`run.sh`:
```
#!/bin/bash
# the make line also repeats each setting of config.mk as NAME=value (left out here)
make -C /OpenROAD-flow-scripts/flow DESIGN_CONFIG=/design/flow/config.mk WORK_HOME=/design/flow/orfs CLKGATE_MAP_FILE= finish
```
`config.mk`:
```
export PLATFORM = sky130hd
export DESIGN_NAME = sha256_core
export DESIGN_NICKNAME = sha256_core
export VERILOG_FILES = /design/flow/design.v
export SDC_FILE = /design/flow/constraint.sdc
export NUM_CORES = 4
export LEC_CHECK = 0
export ABC_AREA = 0
export CAP_MARGIN = 20
export CELL_PAD_IN_SITES_GLOBAL_PLACEMENT = 2
export CORE_MARGIN = 5
export CORE_UTILIZATION = 39
export GPL_TIMING_DRIVEN = 0
export MIN_ROUTING_LAYER = met1
export PLACE_DENSITY_LB_ADDON = 0.1
export SETUP_SLACK_MARGIN = 1.48
export SLEW_MARGIN = 20
export TNS_END_PERCENT = 35
```
`constraint.sdc`:
```
create_clock -name core_clock -period 10.2 [get_ports {clk}]
set_input_delay 2.0400 -clock core_clock [delete_from_list [all_inputs] [get_ports {clk}]]
set_output_delay 2.0400 -clock core_clock [all_outputs]
set_load 0.01 [all_outputs]
```
`design.v`:
```
`timescale 1ns / 1ps
module compression(
    input [31:0] Ki, Wi,
    input [31:0] ain, bin, cin, din, ein, fin, gin, hin,
    output [31:0] aout, bout, cout, dout, eout, fout, gout, hout
    );
    wire [31:0] S0, S1, T1, T2, Ch_efg, Maj_abc;
    assign S0 = ({ain[1:0],ain[31:2]}) ^ ({ain[12:0],ain[31:13]}) ^ ({ain[21:0],ain[31:22]});
    assign S1 = ({ein[5:0],ein[31:6]}) ^ ({ein[10:0],ein[31:11]}) ^ ({ein[24:0],ein[31:25]});
    assign Maj_abc = (ain & bin) ^ (ain & cin) ^ (bin & cin);
    assign Ch_efg = (ein & fin) ^ (~ein & gin);
    assign T1 = hin + S1 + Ch_efg + Ki + Wi;
    assign T2 = S0 + Maj_abc;
    assign aout = T1 + T2;
    assign bout = ain;
    assign cout = bin;
    assign dout = cin;
    assign eout = din + T1;
    assign fout = ein;
    assign gout = fin;
    assign hout = gin;
endmodule
`timescale 1ns / 1ps
module sigma0(
    input [31:0] X,
    output [31:0] Y
    );
    assign Y = {X[6:0], X[31:7]} ^ {X[17:0], X[31:18]} ^ {3'b000, X[31:3]};
endmodule
module sigma1(
    input [31:0] X,
    output [31:0] Y
    );
    assign Y = {X[16:0], X[31:17]} ^ {X[18:0], X[31:19]} ^ {10'b0000000000, X[31:10]};
endmodule
module expander(
    input [31:0] Wm16, Wm15, Wm7, Wm2,
    output [31:0] Wnext
    );
    wire [31:0] sigmaL0Out, sigmaL1Out;
    sigma0 s0(.X(Wm15), .Y(sigmaL0Out));
    sigma1 s1(.X(Wm2), .Y(sigmaL1Out));
    assign Wnext = sigmaL1Out + Wm7 + sigmaL0Out + Wm16;
endmodule
`timescale 1ns / 1ps
module sha256_core(
    input clk, rst_n,
    input start,                
    input init,                 
    input [511:0] block,        
    output reg ready,
    output reg done,
    output [255:0] hash
    );
    localparam
        H01 = 32'h6A09E667,
        H02 = 32'hBB67AE85,
        H03 = 32'h3C6EF372,
        H04 = 32'hA54FF53A,
        H05 = 32'h510E527F,
        H06 = 32'h9B05688C,
        H07 = 32'h1F83D9AB,
        H08 = 32'h5BE0CD19;
    reg [31:0] H0, H1, H2, H3, H4, H5, H6, H7;
    reg [31:0] a, b, c, d, e, f, g, h;
    reg [31:0] W [0:15];
    reg [6:0] counter;
    reg busy;
    reg [31:0] Ki;
    always @(*)
        begin
            case(counter[5:0])
            6'd0:  Ki = 32'h428a2f98; 6'd1:  Ki = 32'h71374491; 6'd2:  Ki = 32'hb5c0fbcf; 6'd3:  Ki = 32'he9b5dba5;
            6'd4:  Ki = 32'h3956c25b; 6'd5:  Ki = 32'h59f111f1; 6'd6:  Ki = 32'h923f82a4; 6'd7:  Ki = 32'hab1c5ed5;
            6'd8:  Ki = 32'hd807aa98; 6'd9:  Ki = 32'h12835b01; 6'd10: Ki = 32'h243185be; 6'd11: Ki = 32'h550c7dc3;
            6'd12: Ki = 32'h72be5d74; 6'd13: Ki = 32'h80deb1fe; 6'd14: Ki = 32'h9bdc06a7; 6'd15: Ki = 32'hc19bf174;
            6'd16: Ki = 32'he49b69c1; 6'd17: Ki = 32'hefbe4786; 6'd18: Ki = 32'h0fc19dc6; 6'd19: Ki = 32'h240ca1cc;
            6'd20: Ki = 32'h2de92c6f; 6'd21: Ki = 32'h4a7484aa; 6'd22: Ki = 32'h5cb0a9dc; 6'd23: Ki = 32'h76f988da;
            6'd24: Ki = 32'h983e5152; 6'd25: Ki = 32'ha831c66d; 6'd26: Ki = 32'hb00327c8; 6'd27: Ki = 32'hbf597fc7;
            6'd28: Ki = 32'hc6e00bf3; 6'd29: Ki = 32'hd5a79147; 6'd30: Ki = 32'h06ca6351; 6'd31: Ki = 32'h14292967;
            6'd32: Ki = 32'h27b70a85; 6'd33: Ki = 32'h2e1b2138; 6'd34: Ki = 32'h4d2c6dfc; 6'd35: Ki = 32'h53380d13;
            6'd36: Ki = 32'h650a7354; 6'd37: Ki = 32'h766a0abb; 6'd38: Ki = 32'h81c2c92e; 6'd39: Ki = 32'h92722c85;
            6'd40: Ki = 32'ha2bfe8a1; 6'd41: Ki = 32'ha81a664b; 6'd42: Ki = 32'hc24b8b70; 6'd43: Ki = 32'hc76c51a3;
            6'd44: Ki = 32'hd192e819; 6'd45: Ki = 32'hd6990624; 6'd46: Ki = 32'hf40e3585; 6'd47: Ki = 32'h106aa070;
            6'd48: Ki = 32'h19a4c116; 6'd49: Ki = 32'h1e376c08; 6'd50: Ki = 32'h2748774c; 6'd51: Ki = 32'h34b0bcb5;
            6'd52: Ki = 32'h391c0cb3; 6'd53: Ki = 32'h4ed8aa4a; 6'd54: Ki = 32'h5b9cca4f; 6'd55: Ki = 32'h682e6ff3;
            6'd56: Ki = 32'h748f82ee; 6'd57: Ki = 32'h78a5636f; 6'd58: Ki = 32'h84c87814; 6'd59: Ki = 32'h8cc70208;
            6'd60: Ki = 32'h90befffa; 6'd61: Ki = 32'ha4506ceb; 6'd62: Ki = 32'hbef9a3f7; default: Ki = 32'hc67178f2;
            endcase
        end
    wire [31:0] an, bn, cn, dn, en, fn, gn, hn;
    wire [31:0] Wnext;
    compression u_compression(
        .Ki(Ki), .Wi(W[0]),
        .ain(a), .bin(b), .cin(c), .din(d), .ein(e), .fin(f), .gin(g), .hin(h),
        .aout(an), .bout(bn), .cout(cn), .dout(dn), .eout(en), .fout(fn), .gout(gn), .hout(hn)
        );
    expander u_expander(
        .Wm16(W[0]), .Wm15(W[1]), .Wm7(W[9]), .Wm2(W[14]),
        .Wnext(Wnext)
        );
    assign hash = {H0, H1, H2, H3, H4, H5, H6, H7};
    integer i;
    always @(posedge clk)
        begin
            if (~rst_n)
                begin
                    H0 <= H01; H1 <= H02; H2 <= H03; H3 <= H04;
                    H4 <= H05; H5 <= H06; H6 <= H07; H7 <= H08;
                    counter <= 0;
                    busy <= 0;
                    ready <= 1;
                    done <= 0;
                end
            else
                begin
                    done <= 0;
                    if (ready && start)
                        begin
                            if (init)
                                begin
                                    H0 <= H01; H1 <= H02; H2 <= H03; H3 <= H04;
                                    H4 <= H05; H5 <= H06; H6 <= H07; H7 <= H08;
                                    a <= H01; b <= H02; c <= H03; d <= H04;
                                    e <= H05; f <= H06; g <= H07; h <= H08;
                                end
                            else
                                begin
                                    a <= H0; b <= H1; c <= H2; d <= H3;
                                    e <= H4; f <= H5; g <= H6; h <= H7;
                                end
                            for (i = 0; i < 16; i = i + 1)
                                W[i] <= block[511-32*i -: 32];
                            counter <= 0;
                            busy <= 1;
                            ready <= 0;
                        end
                    else if (busy)
                        begin
                            if (counter == 64)
                                begin
                                    H0 <= H0 + a; H1 <= H1 + b; H2 <= H2 + c; H3 <= H3 + d;
                                    H4 <= H4 + e; H5 <= H5 + f; H6 <= H6 + g; H7 <= H7 + h;
                                    busy <= 0;
                                    ready <= 1;
                                    done <= 1;
                                end
                            else
                                begin
                                    a <= an; b <= bn; c <= cn; d <= dn;
                                    e <= en; f <= fn; g <= gn; h <= hn;
                                    for (i = 0; i < 15; i = i + 1)
                                        W[i] <= W[i+1];
                                    W[15] <= Wnext;
                                    counter <= counter + 1;
                                end
                        end
                end
        end
endmodule
```
==> flow_summary.json, run 1 <==
{
  "status": "timing/DRC/antenna clean",
  "synthAoiAreaFrac_pct": 15.5,
  "maxCapViolCount": 0,
  "hold_end": "W[6][19]",
  "first_iter_violations": 8682,
  "hold_path.class": "register to register",
  "worstSetupStartpoint": "e[10]",
  "antenna_found_initial": 45,
  "synth_top_cell_by_count": "nand2_1",
  "edf_count": 768,
  "hpwl_mm": 287,
  "finish.utilization_pct": 48.3,
  "cts_sinks": 1066,
  "reg2reg_to": "a[29]",
  "period_used_pct": 85.5,
  "hold_viol": 0,
  "ys_seq_elements": 1066,
  "synthesis.nets": 9327,
  "place_area_mm2": 0.0838,
  "ys_sh_mux_pct": 0.611,
  "critPathCapture": "a[29]",
  "cp_max_fo": 6,
  "r2r_start": "e[10]",
  "cts_max_path_buffers": 3,
  "cpLargestDelayFamily": "AND-OR/OR-AND gates",
  "synthToLayoutAreaGrowth_pct": 23.4,
  "drt_first_pass_iters": 7,
  "crit_slowest_cell": "xor2_1",
  "dp_slack_ns": 1.01,
  "worstPathRequired_ns": 10.71,
  "postSynth.asyncResetShare_pct": 0,
  "postRouteAntennaNets": 0,
  "logic_family": "simple AND/OR/NAND/NOR gates",
  "fp-row-count": 157,
  "cts_hold_buf": 0,
  "adder_share_pct": 12.3,
  "grt_first_pass_wirelength_mm": 486,
  "syn_area_mm2": 0.0715,
  "ff_type": "edfxtp_1",
  "boundaryPins": 774,
  "fin_crit_ns": 8.72,
  "ys.warnings.count": 3,
  "rsz0062_at_grt": "true",
  "clkLatencyLatePin_ns": 0.81,
  "die_area_mm2": 0.192,
  "rrSetupSlack_ns": 1.48,
  "slowest_delay_ns": 0.66,
  "yosysCellCount": 8226,
  "hold_start": "W[7][19]",
  "skew_ns": 0.0330,
  "fin_nets": 10300,
  "fmax_mhz": 115,
  "drc": 0,
  "ff2ff_path_depth": 29,
  "worstHoldPathCells": 2,
  "ys_seq_share_pct": 40.6,
  "crit_cells": 29,
  "clockRootBuffer": "clkbuf_16",
  "grt_pass1_vias": 63000,
  "yosysChipArea_mm2": 0.0715,
  "initCoreUtil_pct": 39.1,
  "cts_tree": "built",
  "cp_num_buf_inv": 6,
  "finalWorstSetupSlack_ns": 1.48,
  "setup.worst_path.end_class": "register",
  "timing.slew.headroom_pct": 9.77,
  "vias_per_cell": 5.77,
  "top_cells_by_count": "nand2_1, edfxtp_1, o21ai_0",
  "cts_max_level": 4,
  "wl_mm": 358,
  "die_h_um": 438,
  "cts_inserted_buffers": 135,
  "synthDistinctLibCells": 90,
  "gp_congestion": 0.981,
  "path_class": "register to register",
  "simple_gate_area_share_pct": 19.0,
  "cp.arrival_ns": 9.23,
  "top_area_cell": "edfxtp_1",
  "via_count": 67600,
  "tool_warnings": 43,
  "ys_top_cells_by_area": "edfxtp_1, nand2_1, dfxtp_1",
  "finalMaxSlewViolations": 0,
  "grt_usage_pct": 35.8,
  "setup_viol": 0,
  "design_area_mm2": 0.0882,
  "syn-instance-count": 8226,
  "portBuffers": 773,
  "core_area_mm2": 0.183,
  "synth.avg_cell_area_um2": 8.69,
  "grt_max_degree": 26,
  "top_cell_area_share_pct": 32.3,
  "wl_per_cell_um": 30.6,
  "xor_area_share_pct": 6.88,
  "cp-start-kind": "register",
  "overflow": 0,
  "clkTransAtPathRegs_ns": 0.06,
  "die_width_um": 438,
  "worstMarginPinSlew_ns": 1.35
}
[layer usage]
| layer | wire length [um] | track usage, % | vias up |
|---|---|---|---|
| met5 | 80 | 0 | - |
| li1 | - | - | 30200 |
| met2 | 150000 | 51.9 | 3901 |
| met1 | 154000 | 51.2 | 32800 |
| met3 | 38800 | 8.95 | 630 |
| met4 | 15800 | 13.9 | 12 |
[cell type report]
type | instances | area [um^2]
diodes | 21 | 52.6
plain buffers | 441 | 1790
clock buffers | 186 | 3670
clock inverters | 56 | 564
fillers | 17800 | 94500
inverters | 528 | 1980
multi-input cells | 6191 | 39000
flip-flops and latches | 1066 | 29000
well taps | 2385 | 2980
repair buffers | 829 | 9120
[metrics by stage]
stage               hold WS, ns  cells  setup TNS (ns)
detailed placement        0.500  11400               0
finish                    0.507  11700               0
global placement          0.497  11400        -9858.68
global route              0.530  11700               0
floorplan                 0.480   8226        -4100.28
CTS                       0.514  11700               0
[timing repair]
action,in CTS,in global routing
gates resized,13,27
pin swaps,0,0
endpoints found under the setup margin,14,12
endpoints found under the hold margin,0,0
setup buffers,0,0
==> run 2, diff against run 1 <==
ABC_AREA = not set   (was 0)
CELL_PAD_IN_SITES_GLOBAL_PLACEMENT = not set   (was 2)
CORE_MARGIN = 2   (was 5)
CORE_UTILIZATION = 58   (was 39)
GPL_TIMING_DRIVEN = not set   (was 0)
MIN_ROUTING_LAYER = not set   (was met1)
PLACE_DENSITY_LB_ADDON = not set   (was 0.1)
SETUP_SLACK_MARGIN = 1.21   (was 1.48)
TNS_END_PERCENT = not set   (was 35)
clock period = 4.35 ns   (was 10.2 ns; I/O delays follow)
==> flow_summary.json, run 2 <==
{
  "worstHoldPathCells": 2,
  "finalWorstSetupSlack_ns": -2.56,
  "synthDistinctLibCells": 90,
  "wl_met2_mm": 142,
  "hold_end": "W[9][30]",
  "adder_share_pct": 12.3,
  "fmax_mhz": 145,
  "initCoreUtil_pct": 58.6,
  "drt_first_pass_iters": 15,
  "hold_start": "W[10][30]",
  "wl_per_cell_um": 30.2,
  "timing.slew.headroom_pct": 16.3,
  "skew_ns": 0.100,
  "edf_count": 768,
  "rrSetupSlack_ns": -2.56,
  "die_h_um": 355,
  "postSynth.asyncResetShare_pct": 0,
  "ys_top_cells_by_area": "edfxtp_1, nand2_1, dfxtp_1",
  "hpwl_mm": 229,
  "antenna_found_initial": 65,
  "finalMaxSlewViolations": 0,
  "overflow": 0,
  "yosysCellCount": 8226,
  "top_area_cell": "edfxtp_1",
  "tool_warnings": 70,
  "ys.warnings.count": 3,
  "crit_cells": 29,
  "cp_max_fo": 3,
  "cts_sinks": 1066,
  "cts_max_level": 3,
  "top_layer_used": "met5",
  "via_count": 77600,
  "cts_max_path_buffers": 3,
  "boundaryPins": 774,
  "die_area_mm2": 0.126,
  "die_width_um": 355,
  "cts_tree": "built",
  "top_cells_by_count": "nand2_1, edfxtp_1, o21ai_0",
  "design_area_mm2": 0.0967,
  "cts_inserted_buffers": 113,
  "fp-row-count": 128,
  "syn_area_mm2": 0.0715,
  "fin_crit_ns": 6.91,
  "path_class": "register to register",
  "ff2ff_path_depth": 29,
  "clkTransAtPathRegs_ns": 0.07,
  "ff_type": "edfxtp_1",
  "period_used_pct": 159,
  "ys_seq_share_pct": 40.6,
  "cp-start-kind": "register",
  "synth.avg_cell_area_um2": 8.69,
  "met3_length_mm": 54.7,
  "hold_viol": 0,
  "xor_area_share_pct": 6.88,
  "ys_sh_mux_pct": 0.611,
  "cp_num_buf_inv": 7,
  "check-failures": "negative setup slack",
  "worstSetupStartpoint": "e[0]",
  "hold_path.class": "register to register",
  "simple_gate_area_share_pct": 19.0,
  "status": "complete, but fails checks",
  "reg2reg_to": "e[28]",
  "grt_usage_pct": 51.0,
  "r2r_start": "e[0]",
  "setup.worst_path.end_class": "register",
  "wl_mm": 348,
  "slowest_delay_ns": 0.53,
  "synthToLayoutAreaGrowth_pct": 35.3,
  "cpLargestDelayFamily": "AND-OR/OR-AND gates",
  "clockRootBuffer": "clkbuf_16",
  "setup_viol": 84,
  "logic_family": "simple AND/OR/NAND/NOR gates",
  "cp.arrival_ns": 7.42,
  "synthesis.nets": 9327,
  "grt_max_degree": 202,
  "portBuffers": 773,
  "postRouteAntennaNets": 0,
  "place_area_mm2": 0.0875,
  "cts_hold_buf": 0,
  "gp_congestion": 1.06,
  "grt_pass1_vias": 73800,
  "vias_per_cell": 6.73,
  "path_common_cell": "inv_2",
  "worstMarginPinSlew_ns": 1.24,
  "synth_top_cell_by_count": "nand2_1",
  "ys_seq_elements": 1066,
  "drc": 0,
  "critPathCapture": "e[28]",
  "top_cell_area_share_pct": 32.3,
  "grt_first_pass_wirelength_mm": 477,
  "yosysChipArea_mm2": 0.0715,
  "fin_nets": 10800,
  "syn-instance-count": 8226,
  "met1_length_mm": 113,
  "core_area_mm2": 0.122,
  "maxCapViolCount": 0,
  "rsz0062_at_grt": "true",
  "synthAoiAreaFrac_pct": 15.5,
  "worstPathRequired_ns": 4.86,
  "crit_slowest_cell": "fa_1",
  "clkLatencyLatePin_ns": 0.84,
  "first_iter_violations": 15000
}
run 2: repair_timing:
action | 4_1_cts | 5_1_grt
setup endpoints to repair | 189 | 229
setup buffers | 116 | 48
cloned | 1 | 0
pin swaps | 249 | 219
resized | 565 | 305
run 2: stage by stage:
stage          util, %  setup slack [ns]  hold slack [ns]  cells   TNS, ns
2_1_floorplan        -            -10.02            0.480   8226  -7758.16
3_3_place_gp      71.7             -2.46            0.467  11100   -102.95
3_5_place_dp      71.7             -2.51            0.473  11100   -109.29
4_1_cts           77.6             -2.31            0.463  11400    -97.97
5_1_grt           79.2             -2.69            0.486  11500   -132.39
6_report          79.2             -2.56            0.474  11500   -122.85
run 2: layer usage:
layer  track usage (%)  vias up
li1                  -    31300
met1              62.9    35700
met2              74.5     7860
met3              17.0     2625
met4              37.6       38
met5             0.340        -
run 2: final cells by class:
class | count | area (um^2)
Antenna cell | 52 | 130
Clock buffer | 157 | 3170
Clock inverter | 57 | 661
Fill cell | 7202 | 25300
Inverter | 528 | 2020
Multi-Input combinational cell | 6191 | 42600
Sequential cell | 1066 | 29000
Tap cell | 1625 | 2030
Timing Repair Buffer | 1846 | 17000
==> run 3, diff against run 2 <==
SETUP_SLACK_MARGIN = not set   (was 1.21)
TNS_END_PERCENT = 5   (was not set)
clock period = 5.36 ns   (was 4.35 ns; I/O delays follow)
==> flow_summary.json, run 3 <==
{
  "period_used_pct": 128,
  "check-failures": "negative setup slack",
  "postRouteAntennaNets": 0,
  "path_class": "register to register",
  "wl_mm": 300,
  "ff2ff_path_depth": 31,
  "synth.avg_cell_area_um2": 8.69,
  "cts_sinks": 1066,
  "crit_slowest_cell": "fa_2",
  "critPathCapture": "a[26]",
  "postSynth.asyncResetShare_pct": 0,
  "ys_seq_share_pct": 40.6,
  "die_h_um": 355,
  "drc": 0,
  "slowest_delay_ns": 0.58,
  "synthDistinctLibCells": 90,
  "overflow": 0,
  "clkLatencyLatePin_ns": 0.79,
  "reg2reg_to": "a[26]",
  "cts_max_level": 3,
  "ys_top_cells_by_area": "edfxtp_1, nand2_1, dfxtp_1",
  "tool_warnings": 73,
  "syn-instance-count": 8226,
  "fin_nets": 10400,
  "rrSetupSlack_ns": -1.50,
  "cp_num_buf_inv": 6,
  "clkTransAtPathRegs_ns": 0.07,
  "finalMaxSlewViolations": 0,
  "top_cells_by_count": "nand2_1, edfxtp_1, o21ai_0",
  "num-fill-cells": 8655,
  "top_area_cell": "edfxtp_1",
  "synthAoiAreaFrac_pct": 15.5,
  "worstHoldPathCells": 2,
  "crit_cells": 31,
  "first_iter_violations": 11600,
  "worstPathRequired_ns": 5.87,
  "logic_family": "simple AND/OR/NAND/NOR gates",
  "synthesis.nets": 9327,
  "boundaryPins": 774,
  "fin_hold_ws_ns": 0.465,
  "rsz0062_at_grt": "true",
  "finish.utilization_pct": 73.4,
  "ys.warnings.count": 3,
  "via_count": 70200,
  "xor_area_share_pct": 6.88,
  "r2r_start": "e[1]",
  "hold_start": "W[10][24]",
  "hold_end": "W[9][24]",
  "cts_inserted_buffers": 114,
  "setup_viol": 49,
  "fin_crit_ns": 6.86,
  "worstMarginPinSlew_ns": 1.15,
  "vias_per_cell": 6.34,
  "initCoreUtil_pct": 58.6,
  "hpwl_mm": 219,
  "wl_per_cell_um": 27.0,
  "top_cell_area_share_pct": 32.3,
  "yosysCellCount": 8226,
  "skew_ns": 0.0754,
  "ff_latch_area_mm2": 0.0290,
  "drt_first_pass_iters": 10,
  "hold_viol": 0,
  "finalWorstSetupSlack_ns": -1.50,
  "antenna_found_initial": 61,
  "die_width_um": 355,
  "clockRootBuffer": "clkbuf_16",
  "status": "complete, but fails checks",
  "setup.worst_path.end_class": "register",
  "ys_seq_elements": 1066,
  "yosysChipArea_mm2": 0.0715,
  "synth_top_cell_by_count": "nand2_1",
  "core_area_mm2": 0.122,
  "grt_first_pass_wirelength_mm": 426,
  "adder_share_pct": 12.3,
  "cp-start-kind": "register",
  "syn_area_mm2": 0.0715,
  "path_common_cell": "inv_2",
  "edf_count": 768,
  "comb_area_mm2": 0.0398,
  "cts_hold_buf": 0,
  "timing.slew.headroom_pct": 22.8,
  "cp_max_fo": 4,
  "die_area_mm2": 0.126,
  "simple_gate_area_share_pct": 19.0,
  "cts_max_path_buffers": 3,
  "gp_congestion": 1.08,
  "grt_max_degree": 199,
  "hold_path.class": "register to register",
  "worstSetupStartpoint": "e[1]",
  "ys_sh_mux_pct": 0.611,
  "cpLargestDelayFamily": "adder cells",
  "cp.arrival_ns": 7.38,
  "fmax_mhz": 146,
  "grt_usage_pct": 45.5,
  "portBuffers": 773,
  "grt_pass1_vias": 66000,
  "fp-row-count": 128,
  "ff_type": "edfxtp_1",
  "maxCapViolCount": 0,
  "synthToLayoutAreaGrowth_pct": 25.3,
  "cts_tree": "built"
}
==> run 3: through the flow <==
step	setup TNS (ns)	cell area, um^2	cells	setup WS [ns]
final	-49.00	89600	11100	-1.50
after global routing	-59.21	89600	11100	-1.76
after CTS	-51.78	89000	11000	-1.57
after detailed placement	-67.68	84600	10800	-2.00
after global placement	-61.56	84600	10800	-1.86
after floorplan	-7102.09	71600	8226	-9.21
==> run 3: cell type report <==
class,instances,share of cell area (%)
inverters,528,2.22
well taps,1625,2.27
clock buffers,163,3.63
multi-input cells,6191,44.4
flip-flops and latches,1066,32.4
clock inverters,50,0.617
repair buffers,1396,14.3
diodes,54,0.151
==> run 3: repair_timing <==
action / in CTS / in global routing
gates resized: 121 / 90
setup buffers: 13 / 6
pin swaps: 80 / 48
endpoints found under the setup margin: 53 / 54
==> run 3: routing by layer <==
layer  track usage (%)  part of all wire, %  vias to the layer above
li1                  -                    -                    30400
met1              61.1                   37                    33000
met2              66.2                   42                     5605
met3              11.8                   13                     1171
met4              27.7                  7.6                       22
met5                 0                0.042                        -
==> run 4, diff against run 3 <==
CORE_UTILIZATION = 56   (was 58)
TNS_END_PERCENT = not set   (was 5)
clock period = 4.35 ns   (was 5.36 ns; I/O delays follow)
==> flow_summary.json, run 4 <==
{
  "status": "complete, but fails checks",
  "check-failures": "negative setup slack",
  "initCoreUtil_pct": 56.2,
  "clkLatencyLatePin_ns": 0.79,
  "top_cell_area_share_pct": 32.3,
  "core_area_mm2": 0.127,
  "fin_crit_ns": 6.85,
  "critPathCapture": "a[29]",
  "boundaryPins": 774,
  "synthToLayoutAreaGrowth_pct": 32.2,
  "antenna_found_initial": 48,
  "simple_gate_area_share_pct": 19.0,
  "wl_mm": 305,
  "first_iter_violations": 11100,
  "cts_max_level": 3,
  "portBuffers": 773,
  "via_count": 71300,
  "adder_share_pct": 12.3,
  "yosysCellCount": 8226,
  "fmax_mhz": 146,
  "xor_area_share_pct": 6.88,
  "cts_max_path_buffers": 3,
  "hold_path.class": "register to register",
  "cts_sinks": 1066,
  "skew_ns": 0.0823,
  "finalMaxSlewViolations": 0,
  "top_area_cell": "edfxtp_1",
  "clkTransAtPathRegs_ns": 0.07,
  "syn-instance-count": 8226,
  "tns_ns": -113.02,
  "place_inst": 11100,
  "synth_top_cell_by_count": "nand2_1",
  "fin_hold_ws_ns": 0.464,
  "synthDistinctLibCells": 90,
  "top_cells_by_count": "nand2_1, edfxtp_1, o21ai_0",
  "edf_count": 768,
  "ys_seq_elements": 1066,
  "ys.warnings.count": 3,
  "die_width_um": 361,
  "worstSetupStartpoint": "e[3]",
  "grt_max_degree": 193,
  "postSynth.asyncResetShare_pct": 0,
  "logic_family": "simple AND/OR/NAND/NOR gates",
  "hold_viol": 0,
  "grt_pass1_vias": 67100,
  "worstHoldPathCells": 2,
  "path_class": "register to register",
  "slowest_delay_ns": 0.58,
  "fin_cells": 11500,
  "yosysChipArea_mm2": 0.0715,
  "grt_usage_pct": 44.5,
  "wl_per_cell_um": 26.5,
  "hold_start": "W[10][30]",
  "cp-start-kind": "register",
  "postRouteAntennaNets": 0,
  "setup_viol": 78,
  "drt_first_pass_iters": 13,
  "num-fill-cells": 9001,
  "cp_num_buf_inv": 6,
  "rrSetupSlack_ns": -2.50,
  "cp_max_fo": 2,
  "ff2ff_path_depth": 31,
  "cp.arrival_ns": 7.31,
  "die_h_um": 361,
  "cts_inserted_buffers": 115,
  "gp_congestion": 1.04,
  "finish.utilization_pct": 74.3,
  "hpwl_mm": 227,
  "overflow": 0,
  "fp-row-count": 131,
  "cpLargestDelayFamily": "adder cells",
  "ff_type": "edfxtp_1",
  "rsz0062_at_grt": "true",
  "crit_cells": 31,
  "cts_tree": "built",
  "finalWorstSetupSlack_ns": -2.50,
  "setup.worst_path.end_class": "register",
  "vias_per_cell": 6.22,
  "period_used_pct": 157,
  "synthAoiAreaFrac_pct": 15.5,
  "tool_warnings": 61,
  "maxCapViolCount": 0,
  "grt_first_pass_wirelength_mm": 433,
  "reg2reg_to": "a[29]",
  "worstMarginPinSlew_ns": 1.14,
  "worstPathRequired_ns": 4.81,
  "syn_area_mm2": 0.0715,
  "fin_nets": 10800,
  "ys_top_cells_by_area": "edfxtp_1, nand2_1, dfxtp_1",
  "crit_slowest_cell": "fa_2",
  "drc": 0,
  "ys_sh_mux_pct": 0.611,
  "die_area_mm2": 0.131,
  "synth.avg_cell_area_um2": 8.69,
  "synthesis.nets": 9327,
  "r2r_start": "e[3]",
  "hold_end": "W[9][30]",
  "clockRootBuffer": "clkbuf_16",
  "timing.slew.headroom_pct": 24.2,
  "ys_seq_share_pct": 40.6,
  "cts_hold_buf": 0,
  "path_common_cell": "inv_2"
}
[run 4: metrics by stage]
stage	setup slack (ns)	instance area [um^2]
global route	-2.72	94500
floorplan	-10.02	72100
finish	-2.50	94500
detailed placement	-2.62	87500
global placement	-2.56	87500
CTS	-2.46	93000
[run 4: timing repair]
action	4_1_cts	5_1_grt
endpoints found under the hold margin	0	0
pin swaps	170	227
gates resized	279	234
endpoints found under the setup margin	82	86
buffers inserted	58	67
[run 4: area by class of cell]
| class | instances | area, um^2 | share of cell area (%) |
|---|---|---|---|
| multi-input combinational | 6191 | 41400 | 43.8 |
| tap | 1662 | 2080 | 2.20 |
| clock inverter | 74 | 870 | 0.920 |
| antenna | 42 | 105 | 0.111 |
| inverter | 528 | 1990 | 2.11 |
| clock buffer | 144 | 3110 | 3.29 |
| sequential | 1066 | 29000 | 30.7 |
| timing repair buffer | 1772 | 15900 | 16.8 |
[run 4: metal layers]
metal	global-route usage (%)	up-vias	part of all wire, %
met5	0	-	0.016
met4	25.8	8	6.9
li1	-	31200	-
met3	11.0	1014	13
met2	64.8	5272	43
met1	60.5	33900	37
==> run 5, diff against run 4 <==
CORE_UTILIZATION = 70   (was 56)
CTS_CLUSTER_SIZE = 37   (was not set)
HOLD_SLACK_MARGIN = 0.3   (was not set)
MAX_ROUTING_LAYER = met4   (was not set)
PLACE_DENSITY = 0.6   (was not set)
clock period = 6.37 ns   (was 4.35 ns; I/O delays follow)
==> flow_summary.json, run 5 <==
{
  "status": "did not finish",
  "failing_step": "5_1_grt",
  "firstError": "[ERROR GRT-0116] Global routing finished with congestion. Check the congestion regions in the DRC Viewer.",
  "synthDistinctLibCells": 90,
  "edf_count": 768,
  "die_area_mm2": 0.105,
  "synth_top_cell_by_count": "nand2_1",
  "ys_seq_elements": 1066,
  "die_h_um": 324,
  "cts_max_level": 3,
  "ys.warnings.count": 3,
  "die_width_um": 324,
  "top_area_cell": "edfxtp_1",
  "simple_gate_area_share_pct": 19.0,
  "initCoreUtil_pct": 70.4,
  "core_area_mm2": 0.102,
  "ys_seq_share_pct": 40.6,
  "synthAoiAreaFrac_pct": 15.5,
  "cts_hold_buf": 0,
  "portBuffers": 773,
  "synth.avg_cell_area_um2": 8.69,
  "hpwl_mm": 210,
  "fp-row-count": 117,
  "postSynth.asyncResetShare_pct": 0,
  "ff_type": "edfxtp_1",
  "boundaryPins": 774,
  "yosysChipArea_mm2": 0.0715,
  "syn_area_mm2": 0.0715,
  "syn-instance-count": 8226,
  "xor_area_share_pct": 6.88,
  "top_cells_by_count": "nand2_1, edfxtp_1, o21ai_0",
  "ys_top_cells_by_area": "edfxtp_1, nand2_1, dfxtp_1",
  "adder_share_pct": 12.3,
  "cts_max_path_buffers": 3,
  "yosysCellCount": 8226,
  "synthesis.nets": 9327,
  "cts_sinks": 1066,
  "clockRootBuffer": "clkbuf_16",
  "cts_inserted_buffers": 111,
  "logic_family": "simple AND/OR/NAND/NOR gates",
  "place_inst": 10300,
  "top_cell_area_share_pct": 32.3,
  "gp_congestion": 1.15,
  "place_area_mm2": 0.0826,
  "overflow": 2,
  "grt_usage_pct": 60.6,
  "ys_sh_mux_pct": 0.611
}
[run 5: per-layer routing]
layer,GRT usage (%),GRT overflow
met5,-,-
met1,65.6,0
met4,54.3,2
met3,30.8,0
met2,80.5,0
[run 5: metrics by stage]
stage / util, % / setup TNS [ns] / setup slack [ns]
4_1_cts: 85.5 / -5.65 / -0.502
3_5_place_dp: 81.3 / -13.16 / -0.721
3_3_place_gp: 81.3 / -6.73 / -0.421
2_1_floorplan: - / -6453.43 / -8.40
[run 5: timing repair]
item                       in CTS
resized                       109
setup buffers                  30
pin swaps                      84
setup endpoints to repair      32
==> run 6, diff against run 5 <==
CORE_UTILIZATION = 72   (was 70)
CTS_CLUSTER_DIAMETER = 195   (was not set)
CTS_CLUSTER_SIZE = 98   (was 37)
HOLD_SLACK_MARGIN = not set   (was 0.3)
MAX_ROUTING_LAYER = not set   (was met4)
clock period = 3.77 ns   (was 6.37 ns; I/O delays follow)
==> flow_summary.json, run 6 <==
{
  "status": "did not finish",
  "failing_step": "4_1_cts",
  "firstError": "[ERROR DPL-0033] detailed placement checks failed during check placement.",
  "ff_type": "edfxtp_1",
  "postSynth.asyncResetShare_pct": 0,
  "top_cells_by_count": "nand2_1, edfxtp_1, o21ai_0",
  "simple_gate_area_share_pct": 19.0,
  "gp_congestion": 1.23,
  "edf_count": 768,
  "ys_sh_mux_pct": 0.611,
  "synthAoiAreaFrac_pct": 15.5,
  "logic_family": "simple AND/OR/NAND/NOR gates",
  "synth.avg_cell_area_um2": 8.69,
  "portBuffers": 773,
  "yosysChipArea_mm2": 0.0715,
  "ys_seq_share_pct": 40.6,
  "die_h_um": 319,
  "boundaryPins": 774,
  "synth_top_cell_by_count": "nand2_1",
  "initCoreUtil_pct": 72.6,
  "synthesis.nets": 9327,
  "ys_seq_elements": 1066,
  "adder_share_pct": 12.3,
  "top_cell_area_share_pct": 32.3,
  "hpwl_mm": 223,
  "synthDistinctLibCells": 90,
  "yosysCellCount": 8226,
  "fp-row-count": 115,
  "ys.warnings.count": 3,
  "syn-instance-count": 8226,
  "syn_area_mm2": 0.0715,
  "top_area_cell": "edfxtp_1",
  "ys_top_cells_by_area": "edfxtp_1, nand2_1, dfxtp_1",
  "die_width_um": 319,
  "core_area_mm2": 0.0984,
  "xor_area_share_pct": 6.88,
  "die_area_mm2": 0.102,
  "place_inst": 10700
}
-- run 6: through the flow --
| stage | setup WS, ns | area, um^2 | setup TNS (ns) | hold WS [ns] |
|---|---|---|---|---|
| after detailed placement | -3.14 | 86900 | -159.52 | 0.498 |
| after global placement | -2.96 | 86900 | -143.53 | 0.493 |
| after floorplan | -10.48 | 72100 | -8150.69 | 0.480 |
==> run 7, diff against run 6 <==
ABC_AREA = 0   (was not set)
CAP_MARGIN = 10   (was 20)
CELL_PAD_IN_SITES_DETAIL_PLACEMENT = 1   (was not set)
CELL_PAD_IN_SITES_GLOBAL_PLACEMENT = 1   (was not set)
CORE_ASPECT_RATIO = 1.39   (was not set)
CORE_UTILIZATION = 27   (was 72)
CTS_CLUSTER_DIAMETER = 180   (was 195)
CTS_CLUSTER_SIZE = not set   (was 98)
PLACE_DENSITY = not set   (was 0.6)
PLACE_DENSITY_LB_ADDON = 0.05   (was not set)
SETUP_SLACK_MARGIN = 1.06   (was not set)
SLEW_MARGIN = 10   (was 20)
clock period = 7.39 ns   (was 3.77 ns; I/O delays follow)
==> flow_summary.json, run 7 <==
{
  "status": "timing/DRC/antenna clean",
  "cts_hold_buf": 0,
  "wl_per_cell_um": 30.8,
  "worstHoldPathCells": 2,
  "xor_area_share_pct": 6.88,
  "ys_seq_elements": 1066,
  "fmax_mhz": 145,
  "yosysChipArea_mm2": 0.0715,
  "synth.avg_cell_area_um2": 8.69,
  "clockRootBuffer": "clkbuf_16",
  "core_area_mm2": 0.263,
  "crit_cells": 33,
  "top_area_cell": "edfxtp_1",
  "hold_start": "W[8][21]",
  "hold_path.class": "register to register",
  "cp.arrival_ns": 7.42,
  "simple_gate_area_share_pct": 19.0,
  "reg2reg_to": "a[31]",
  "hold_viol": 0,
  "finalWorstSetupSlack_ns": 0.486,
  "path_class": "register to register",
  "via_count": 64700,
  "maxCapViolCount": 0,
  "setup_viol": 0,
  "cp-start-kind": "register",
  "synthToLayoutAreaGrowth_pct": 26.7,
  "r2r_start": "e[1]",
  "edf_count": 768,
  "rrSetupSlack_ns": 0.49,
  "cts_max_path_buffers": 4,
  "synthDistinctLibCells": 90,
  "die_width_um": 440,
  "place_inst": 12300,
  "cp_max_fo": 3,
  "ys_top_cells_by_area": "edfxtp_1, nand2_1, dfxtp_1",
  "gp_congestion": 0.927,
  "clkLatencyLatePin_ns": 0.85,
  "adder_share_pct": 12.3,
  "synthAoiAreaFrac_pct": 15.5,
  "rsz0062_at_grt": "true",
  "timing.slew.headroom_pct": 24.2,
  "tool_warnings": 72,
  "ff_type": "edfxtp_1",
  "cts_sinks": 1066,
  "drc": 0,
  "yosysCellCount": 8226,
  "worstPathRequired_ns": 7.90,
  "syn-instance-count": 8226,
  "boundaryPins": 774,
  "fp-row-count": 222,
  "clkTransAtPathRegs_ns": 0.06,
  "wl_mm": 388,
  "die_area_mm2": 0.269,
  "cpLargestDelayFamily": "adder cells",
  "die_h_um": 611,
  "path_common_cell": "fa_1",
  "fin_cells": 12600,
  "worstMarginPinSlew_ns": 1.13,
  "period_used_pct": 93.4,
  "grt_pass1_vias": 68000,
  "top_cells_by_count": "nand2_1, edfxtp_1, o21ai_0",
  "fin_crit_ns": 6.90,
  "skew_ns": 0.0654,
  "slowest_delay_ns": 0.52,
  "finalMaxSlewViolations": 0,
  "ys_seq_share_pct": 40.6,
  "ys.warnings.count": 3,
  "top_cell_area_share_pct": 32.3,
  "drt_first_pass_iters": 5,
  "fin_nets": 10100,
  "hold_end": "W[7][21]",
  "initCoreUtil_pct": 27.2,
  "place_area_mm2": 0.0841,
  "postRouteAntennaNets": 0,
  "cts_max_level": 4,
  "dp_slack_ns": -0.0477,
  "postSynth.asyncResetShare_pct": 0,
  "portBuffers": 773,
  "logic_family": "simple AND/OR/NAND/NOR gates",
  "ys_sh_mux_pct": 0.611,
  "critPathCapture": "a[31]",
  "antenna_found_initial": 41,
  "vias_per_cell": 5.13,
  "design_area_mm2": 0.0906,
  "setup.worst_path.end_class": "register",
  "synth_top_cell_by_count": "nand2_1",
  "cts_inserted_buffers": 143,
  "crit_slowest_cell": "fa_1",
  "cts_tree": "built",
  "hpwl_mm": 302,
  "grt_max_degree": 179,
  "syn_area_mm2": 0.0715,
  "grt_usage_pct": 28.0,
  "synthesis.nets": 9327,
  "ff2ff_path_depth": 33,
  "overflow": 0,
  "cp_num_buf_inv": 7,
  "tns_ns": 0,
  "first_iter_violations": 3809,
  "grt_first_pass_wirelength_mm": 534,
  "worstSetupStartpoint": "e[1]"
}
run 7: timing repair:
action,CTS,global route
endpoints found under the hold margin,0,0
pin swaps,106,92
setup buffers,60,33
endpoints found under the setup margin,39,40
gates resized,184,84
run 7: cell type report:
| cell class | instances | area (um^2) |
|---|---|---|
| diodes | 16 | 40.0 |
| well taps | 3472 | 4340 |
| clock inverters | 61 | 573 |
| repair buffers | 1090 | 10400 |
| clock buffers | 190 | 3960 |
| fillers | 30200 | 173000 |
| flip-flops and latches | 1066 | 29000 |
| multi-input cells | 6191 | 40200 |
| inverters | 528 | 1990 |
run 7: routing by layer:
metal | routed length (um) | GRT usage [%] | up-vias | part of all wire (%)
li1 | - | - | 29800 | -
met1 | 145000 | 30.6 | 32600 | 37
met2 | 201000 | 51.8 | 1646 | 52
met3 | 19300 | 4.93 | 601 | 5.0
met4 | 22300 | 13.5 | 40 | 5.7
met5 | 272 | 0 | - | 0.070
run 7: through the flow:
stage               util [%]  hold slack (ns)
finish                  34.4            0.494
global route            34.4            0.510
CTS                     34.2            0.492
detailed placement      31.9            0.501
global placement        31.9            0.495
floorplan                  -            0.480
==> run 8, diff against run 7 <==
ABC_AREA = not set   (was 0)
CAP_MARGIN = 20   (was 10)
CELL_PAD_IN_SITES_DETAIL_PLACEMENT = not set   (was 1)
CELL_PAD_IN_SITES_GLOBAL_PLACEMENT = not set   (was 1)
CORE_ASPECT_RATIO = not set   (was 1.39)
CORE_UTILIZATION = 40   (was 27)
CTS_CLUSTER_DIAMETER = not set   (was 180)
PLACE_DENSITY = 0.6   (was not set)
PLACE_DENSITY_LB_ADDON = not set   (was 0.05)
SETUP_SLACK_MARGIN = not set   (was 1.06)
SLEW_MARGIN = 20   (was 10)
clock period = 8.0 ns   (was 7.39 ns; I/O delays follow)
==> flow_summary.json, run 8 <==
{
  "wl_mm": 315,
  "top_cells_by_count": "nand2_1, edfxtp_1, o21ai_0",
  "tns_ns": 0,
  "first_iter_violations": 8585,
  "synth_top_cell_by_count": "nand2_1",
  "xor_area_share_pct": 6.88,
  "critPathCapture": "a[29]",
  "gp_congestion": 0.981,
  "fp-row-count": 155,
  "cts_inserted_buffers": 131,
  "cpLargestDelayFamily": "adder cells",
  "ff2ff_path_depth": 28,
  "die_area_mm2": 0.182,
  "die_width_um": 427,
  "ys_seq_elements": 1066,
  "hold_path.class": "register to register",
  "antenna_found_initial": 22,
  "finalWorstSetupSlack_ns": 0.455,
  "timing.slew.headroom_pct": 18.2,
  "cp.arrival_ns": 8.06,
  "reg2reg_to": "a[29]",
  "fin_nets": 9909,
  "fmax_mhz": 133,
  "synthDistinctLibCells": 90,
  "ys_top_cells_by_area": "edfxtp_1, nand2_1, dfxtp_1",
  "wl_per_cell_um": 27.9,
  "overflow": 0,
  "drt_first_pass_iters": 6,
  "cts_setup_buffers": 0,
  "postRouteAntennaNets": 0,
  "via_count": 64400,
  "rsz0062_at_grt": "false",
  "setup_viol": 0,
  "cp_max_fo": 4,
  "cts_sinks": 1066,
  "grt_pass1_vias": 59200,
  "skew_ns": 0.0437,
  "adder_share_pct": 12.3,
  "fin_cells": 11300,
  "status": "timing/DRC/antenna clean",
  "ys.warnings.count": 3,
  "finalMaxSlewViolations": 0,
  "ys_seq_share_pct": 40.6,
  "grt_max_degree": 247,
  "synth.avg_cell_area_um2": 8.69,
  "hold_end": "W[14][17]",
  "cts_tree": "built",
  "boundaryPins": 774,
  "cts_max_level": 4,
  "vias_per_cell": 5.70,
  "clockRootBuffer": "clkbuf_16",
  "ff_type": "edfxtp_1",
  "crit_cells": 28,
  "synthesis.nets": 9327,
  "slowest_delay_ns": 0.54,
  "maxCapViolCount": 0,
  "grt_usage_pct": 33.2,
  "place_inst": 11000,
  "crit_slowest_cell": "xor2_1",
  "yosysChipArea_mm2": 0.0715,
  "finish.utilization_pct": 48.3,
  "cp-start-kind": "register",
  "portBuffers": 773,
  "dp_slack_ns": 0.335,
  "clkTransAtPathRegs_ns": 0.07,
  "initCoreUtil_pct": 40.2,
  "edf_count": 768,
  "grt_first_pass_wirelength_mm": 436,
  "hold_viol": 0,
  "path_class": "register to register",
  "postSynth.asyncResetShare_pct": 0,
  "rrSetupSlack_ns": 0.45,
  "synthAoiAreaFrac_pct": 15.5,
  "top_cell_area_share_pct": 32.3,
  "tool_warnings": 69,
  "period_used_pct": 94.3,
  "hpwl_mm": 240,
  "worstHoldPathCells": 2,
  "syn_area_mm2": 0.0715,
  "path_common_cell": "fa_1",
  "top_area_cell": "edfxtp_1",
  "fin_crit_ns": 7.55,
  "cts_max_path_buffers": 3,
  "cp_num_buf_inv": 5,
  "logic_family": "simple AND/OR/NAND/NOR gates",
  "die_h_um": 427,
  "yosysCellCount": 8226,
  "synthToLayoutAreaGrowth_pct": 20.4,
  "worstMarginPinSlew_ns": 1.21,
  "r2r_start": "g[1]",
  "syn-instance-count": 8226,
  "worstSetupStartpoint": "g[1]",
  "core_area_mm2": 0.178,
  "setup.worst_path.end_class": "register",
  "worstPathRequired_ns": 8.51,
  "simple_gate_area_share_pct": 19.0,
  "hold_start": "W[15][17]",
  "drc": 0,
  "ys_sh_mux_pct": 0.611,
  "clkLatencyLatePin_ns": 0.83
}
==> run 8: per-layer routing <==
metal	vias up	track usage [%]	wire [um]
met5	-	0	57
met2	3136	49.4	137000
met3	476	6.25	27400
met1	31300	47.7	137000
li1	29400	-	-
met4	10	12.7	13100
==> run 8: area by class of cell <==
| class | instances | area (um^2) |
|---|---|---|
| Sequential cell | 1066 | 29000 |
| Inverter | 528 | 1980 |
| Antenna cell | 16 | 40.0 |
| Multi-Input combinational cell | 6191 | 38900 |
| Fill cell | 17200 | 92000 |
| Clock inverter | 70 | 742 |
| Timing Repair Buffer | 890 | 8780 |
| Tap cell | 2355 | 2950 |
| Clock buffer | 173 | 3630 |
==> run 8: repair_timing <==
action | 4_1_cts | 5_1_grt
hold endpoints to repair | 0 | 0
endpoints found under the setup margin | 0 | 5
hold buffers | 0 | 0
gates resized | 0 | 2
==> run 8: per-stage QoR <==
stage | hold WS, ns | instance area, um^2
after floorplan | 0.480 | 71600
after global placement | 0.494 | 81600
after detailed placement | 0.496 | 81600
after CTS | 0.500 | 86000
after global routing | 0.526 | 86100
final | 0.504 | 86100
==> run 9, diff against run 8 <==
ABC_AREA = 0   (was not set)
CAP_MARGIN = 10   (was 20)
CELL_PAD_IN_SITES_DETAIL_PLACEMENT = 1   (was not set)
CORE_UTILIZATION = 27   (was 40)
PLACE_DENSITY = not set   (was 0.6)
PLACE_DENSITY_LB_ADDON = 0.05   (was not set)
SETUP_SLACK_MARGIN = 1.08   (was not set)
SLEW_MARGIN = 15   (was 20)
clock period = 5.79 ns   (was 8.0 ns; I/O delays follow)
==> flow_summary.json, run 9 <==
{
  "overflow": 0,
  "tool_warnings": 72,
  "cts_inserted_buffers": 147,
  "clkTransAtPathRegs_ns": 0.06,
  "grt_first_pass_wirelength_mm": 519,
  "grt_max_degree": 209,
  "edf_count": 768,
  "rrSetupSlack_ns": -1.24,
  "fin_crit_ns": 7.03,
  "drt_first_pass_iters": 5,
  "core_area_mm2": 0.263,
  "setup.worst_path.end_class": "register",
  "cpLargestDelayFamily": "adder cells",
  "critPathCapture": "a[31]",
  "first_iter_violations": 5123,
  "finalWorstSetupSlack_ns": -1.24,
  "ys_seq_share_pct": 40.6,
  "place_inst": 12700,
  "grt_usage_pct": 26.6,
  "ys_seq_elements": 1066,
  "grtUsageMet2_pct": 41.7,
  "timing.slew.headroom_pct": 13.7,
  "synthAoiAreaFrac_pct": 15.5,
  "hold_end": "W[12][25]",
  "ff2ff_path_depth": 32,
  "worstPathRequired_ns": 6.30,
  "top_cells_by_count": "nand2_1, edfxtp_1, o21ai_0",
  "vias_per_cell": 5.06,
  "hold_path.class": "register to register",
  "antenna_found_initial": 55,
  "crit_slowest_cell": "fa_1",
  "boundaryPins": 774,
  "path_class": "register to register",
  "syn_area_mm2": 0.0715,
  "ys_top_cells_by_area": "edfxtp_1, nand2_1, dfxtp_1",
  "maxCapViolCount": 0,
  "via_count": 66300,
  "postRouteAntennaNets": 0,
  "period_used_pct": 121,
  "cp_max_fo": 4,
  "adder_share_pct": 12.3,
  "yosysChipArea_mm2": 0.0715,
  "cts_sinks": 1066,
  "die_width_um": 519,
  "crit_cells": 32,
  "ys_sh_mux_pct": 0.611,
  "worstHoldPathCells": 2,
  "cts_max_path_buffers": 3,
  "status": "complete, but fails checks",
  "clkLatencyLatePin_ns": 0.85,
  "cts_hold_buf": 0,
  "setup_viol": 45,
  "clockRootBuffer": "clkbuf_16",
  "xor_area_share_pct": 6.88,
  "rsz0062_at_grt": "true",
  "grt.met1_usage_pct": 38.7,
  "skew_ns": 0.0824,
  "num-fill-cells": 30300,
  "syn-instance-count": 8226,
  "synth.avg_cell_area_um2": 8.69,
  "portBuffers": 773,
  "cts_tree": "built",
  "hpwl_mm": 285,
  "die_h_um": 519,
  "synthesis.nets": 9327,
  "cp-start-kind": "register",
  "reg2reg_to": "a[31]",
  "logic_family": "simple AND/OR/NAND/NOR gates",
  "gp_congestion": 0.908,
  "cp_num_buf_inv": 7,
  "dp_slack_ns": -1.29,
  "fmax_mhz": 142,
  "fin_cells": 13100,
  "top_cell_area_share_pct": 32.3,
  "die_area_mm2": 0.269,
  "synth_top_cell_by_count": "nand2_1",
  "hold_viol": 0,
  "grt_pass1_vias": 67100,
  "initCoreUtil_pct": 27.2,
  "yosysCellCount": 8226,
  "drc": 0,
  "cp.arrival_ns": 7.53,
  "r2r_start": "e[1]",
  "grt_use_met3_pct": 3.56,
  "grt_busiest_layer": "met2",
  "synthToLayoutAreaGrowth_pct": 34.1,
  "postSynth.asyncResetShare_pct": 0,
  "worstSetupStartpoint": "e[1]",
  "slowest_delay_ns": 0.58,
  "hold_start": "W[13][25]",
  "check-failures": "negative setup slack",
  "worstMarginPinSlew_ns": 1.28,
  "ys.warnings.count": 3,
  "simple_gate_area_share_pct": 19.0,
  "top_area_cell": "edfxtp_1",
  "fin_nets": 10500,
  "fp-row-count": 188,
  "ff_type": "edfxtp_1",
  "synthDistinctLibCells": 90,
  "cts_max_level": 4,
  "wl_mm": 371,
  "finalMaxSlewViolations": 0,
  "wl_per_cell_um": 28.3
}
==> run 9: final cells by class <==
type	instances	area (um^2)	share of cell area [%]
Clock inverter	77	1010	1.06
Antenna cell	22	55.1	0.0574
Inverter	528	2000	2.08
Sequential cell	1066	29000	30.3
Tap cell	3515	4400	4.59
Timing Repair Buffer	1512	14000	14.6
Clock buffer	193	4010	4.18
Multi-Input combinational cell	6191	41300	43.1
==> run 9: metrics by stage <==
step	utilization, %	TNS, ns	hold WS, ns	cell area [um^2]
floorplan	-	-6814.95	0.480	72100
global placement	33.4	-31.86	0.495	87800
detailed placement	33.4	-35.35	0.500	87800
CTS	35.9	-31.11	0.454	94400
global route	36.5	-43.75	0.476	95900
finish	36.5	-32.16	0.466	95900
==> run 9: metal layers <==
| metal | vias up | part of all wire (%) |
|---|---|---|
| met1 | 33500 | 48 |
| li1 | 30700 | - |
| met5 | - | 0.037 |
| met3 | 340 | 5.0 |
| met2 | 1775 | 45 |
| met4 | 22 | 2.3 |
==> run 9: repair_timing <==
action,in CTS,in global routing
resized,234,222
buffers inserted,49,50
endpoints found under the setup margin,72,77
pin swaps,127,140
==> run 10, diff against run 9 <==
ABC_AREA = not set   (was 0)
CAP_MARGIN = 20   (was 10)
CELL_PAD_IN_SITES_DETAIL_PLACEMENT = not set   (was 1)
PLACE_DENSITY = 0.6   (was not set)
PLACE_DENSITY_LB_ADDON = not set   (was 0.05)
SETUP_SLACK_MARGIN = not set   (was 1.08)
SLEW_MARGIN = 20   (was 15)
clock period = 11.4 ns   (was 5.79 ns; I/O delays follow)
==> flow_summary.json, run 10 <==
{
  "status": "timing/DRC/antenna clean",
  "hold_start": "W[10][30]",
  "hpwl_mm": 260,
  "num-fill-cells": 27400,
  "syn-instance-count": 8226,
  "comb_area_mm2": 0.0389,
  "cts_tree": "built",
  "xor_area_share_pct": 6.88,
  "postRouteAntennaNets": 0,
  "cp_max_fo": 6,
  "ff_type": "edfxtp_1",
  "cpLargestDelayFamily": "AND-OR/OR-AND gates",
  "fmax_mhz": 123,
  "die_area_mm2": 0.269,
  "finalWorstSetupSlack_ns": 3.30,
  "clkLatencyLatePin_ns": 0.84,
  "cp.arrival_ns": 8.64,
  "crit_cells": 27,
  "rrSetupSlack_ns": 3.30,
  "postSynth.asyncResetShare_pct": 0,
  "vias_per_cell": 5.16,
  "fin_nets": 9887,
  "place_area_mm2": 0.0828,
  "core_area_mm2": 0.263,
  "top_cells_by_count": "nand2_1, edfxtp_1, o21ai_0",
  "syn_area_mm2": 0.0715,
  "drt_first_pass_iters": 8,
  "worstPathRequired_ns": 11.94,
  "grt_first_pass_wirelength_mm": 469,
  "ys_seq_elements": 1066,
  "antenna_found_initial": 64,
  "synthToLayoutAreaGrowth_pct": 22.3,
  "yosysCellCount": 8226,
  "cts_hold_buf": 0,
  "synthDistinctLibCells": 90,
  "wl_mm": 336,
  "fin_hold_ws_ns": 0.506,
  "boundaryPins": 774,
  "portBuffers": 773,
  "cts_inserted_buffers": 138,
  "worstHoldPathCells": 2,
  "cts_resized": 0,
  "gp_congestion": 0.959,
  "wl_per_cell_um": 27.0,
  "path_common_cell": "inv_1",
  "worstSetupStartpoint": "e[11]",
  "cp-start-kind": "register",
  "edf_count": 768,
  "ys_sh_mux_pct": 0.611,
  "rsz0062_at_grt": "false",
  "hold_end": "W[9][30]",
  "die_width_um": 519,
  "fin_crit_ns": 8.10,
  "slowest_delay_ns": 0.90,
  "cts_max_path_buffers": 3,
  "ff_latch_area_mm2": 0.0290,
  "via_count": 64200,
  "crit_slowest_cell": "o41ai_1",
  "simple_gate_area_share_pct": 19.0,
  "cts_max_level": 4,
  "cp_num_buf_inv": 5,
  "ys.warnings.count": 3,
  "clockRootBuffer": "clkbuf_16",
  "dp_slack_ns": 3.46,
  "setup_viol": 0,
  "finalMaxSlewViolations": 0,
  "adder_share_pct": 12.3,
  "grt_max_degree": 157,
  "drc": 0,
  "synth_top_cell_by_count": "nand2_1",
  "first_iter_violations": 7431,
  "r2r_start": "e[11]",
  "reg2reg_to": "a[26]",
  "ys_top_cells_by_area": "edfxtp_1, nand2_1, dfxtp_1",
  "fp-row-count": 188,
  "synthAoiAreaFrac_pct": 15.5,
  "ys_seq_share_pct": 40.6,
  "cts_sinks": 1066,
  "cts_setup_buffers": 0,
  "skew_ns": 0.0610,
  "synthesis.nets": 9327,
  "fin_cells": 12400,
  "path_class": "register to register",
  "grt_pass1_vias": 61400,
  "critPathCapture": "a[26]",
  "grt_usage_pct": 24.1,
  "top_area_cell": "edfxtp_1",
  "period_used_pct": 71.0,
  "die_h_um": 519,
  "hold_viol": 0,
  "worstMarginPinSlew_ns": 1.28,
  "timing.slew.headroom_pct": 13.8,
  "tns_ns": 0,
  "overflow": 0,
  "maxCapViolCount": 0,
  "setup.worst_path.end_class": "register",
  "initCoreUtil_pct": 27.2,
  "logic_family": "simple AND/OR/NAND/NOR gates",
  "hold_path.class": "register to register",
  "clkTransAtPathRegs_ns": 0.06,
  "yosysChipArea_mm2": 0.0715,
  "synth.avg_cell_area_um2": 8.69,
  "tool_warnings": 63,
  "ff2ff_path_depth": 27,
  "top_cell_area_share_pct": 32.3,
  "place_inst": 12200,
  "design_area_mm2": 0.0874
}
-- run 10: final cells by class --
type                       count  share of cell area [%]
antenna                       33                  0.0945
clock buffer                 183                    4.39
clock inverter                68                   0.824
inverter                     528                    2.27
multi-input combinational   6191                    44.5
sequential                  1066                    33.2
tap                         3515                    5.03
timing repair buffer         861                    9.67
-- run 10: per-stage QoR --
stage          util [%]
2_1_floorplan         -
3_3_place_gp       31.5
3_5_place_dp       31.5
4_1_cts            33.2
5_1_grt            33.2
6_report           33.2
-- run 10: per-layer routing --
metal / track usage (%) / part of all wire, %
met4: 10.2 / 4.7
met1: 34.6 / 45
met2: 34.2 / 41
met5: 0 / 0.065
met3: 5.49 / 8.9
==> run 11, diff against run 10 <==
ABC_AREA = 0   (was not set)
CAP_MARGIN = 35   (was 20)
CELL_PAD_IN_SITES_DETAIL_PLACEMENT = 1   (was not set)
CELL_PAD_IN_SITES_GLOBAL_PLACEMENT = 3   (was not set)
CORE_ASPECT_RATIO = 1.39   (was not set)
CORE_MARGIN = 8   (was 2)
CORE_UTILIZATION = 58   (was 27)
CTS_CLUSTER_DIAMETER = 180   (was not set)
CTS_CLUSTER_SIZE = 58   (was not set)
GPL_TIMING_DRIVEN = 0   (was not set)
MAX_ROUTING_LAYER = met4   (was not set)
PLACE_DENSITY = not set   (was 0.6)
PLACE_DENSITY_LB_ADDON = 0.05   (was not set)
SETUP_SLACK_MARGIN = 1.06   (was not set)
SLEW_MARGIN = 10   (was 20)
clock period = 7.39 ns   (was 11.4 ns; I/O delays follow)
==> flow_summary.json, run 11 <==
{
  "yosysChipArea_mm2": 0.0715,
  "simple_gate_area_share_pct": 19.0,
  "die_width_um": 314,
  "synth_top_cell_by_count": "nand2_1",
  "firstError": "[ERROR FLW-0024] Place density exceeds 1.0 (current PLACE_DENSITY_LB_ADDON =  0.05). Please check if the value of  PLACE_DENSITY_LB_ADDON is between 0 and 0.99.",
  "top_area_cell": "edfxtp_1",
  "ys.warnings.count": 3,
  "top_cell_area_share_pct": 32.3,
  "ys_seq_share_pct": 40.6,
  "ys_sh_mux_pct": 0.611,
  "ff_type": "edfxtp_1",
  "xor_area_share_pct": 6.88,
  "status": "did not finish",
  "yosysCellCount": 8226,
  "fp-row-count": 152,
  "core_area_mm2": 0.123,
  "adder_share_pct": 12.3,
  "failing_step": "3_1_place_gp_skip_io",
  "edf_count": 768,
  "syn-instance-count": 8226,
  "synthAoiAreaFrac_pct": 15.5,
  "postSynth.asyncResetShare_pct": 0,
  "die_h_um": 430,
  "initCoreUtil_pct": 58.2,
  "top_cells_by_count": "nand2_1, edfxtp_1, o21ai_0",
  "synthesis.nets": 9327,
  "synth.avg_cell_area_um2": 8.69,
  "syn_area_mm2": 0.0715,
  "synthDistinctLibCells": 90,
  "die_area_mm2": 0.135,
  "ys_seq_elements": 1066,
  "ys_top_cells_by_area": "edfxtp_1, nand2_1, dfxtp_1",
  "logic_family": "simple AND/OR/NAND/NOR gates"
}
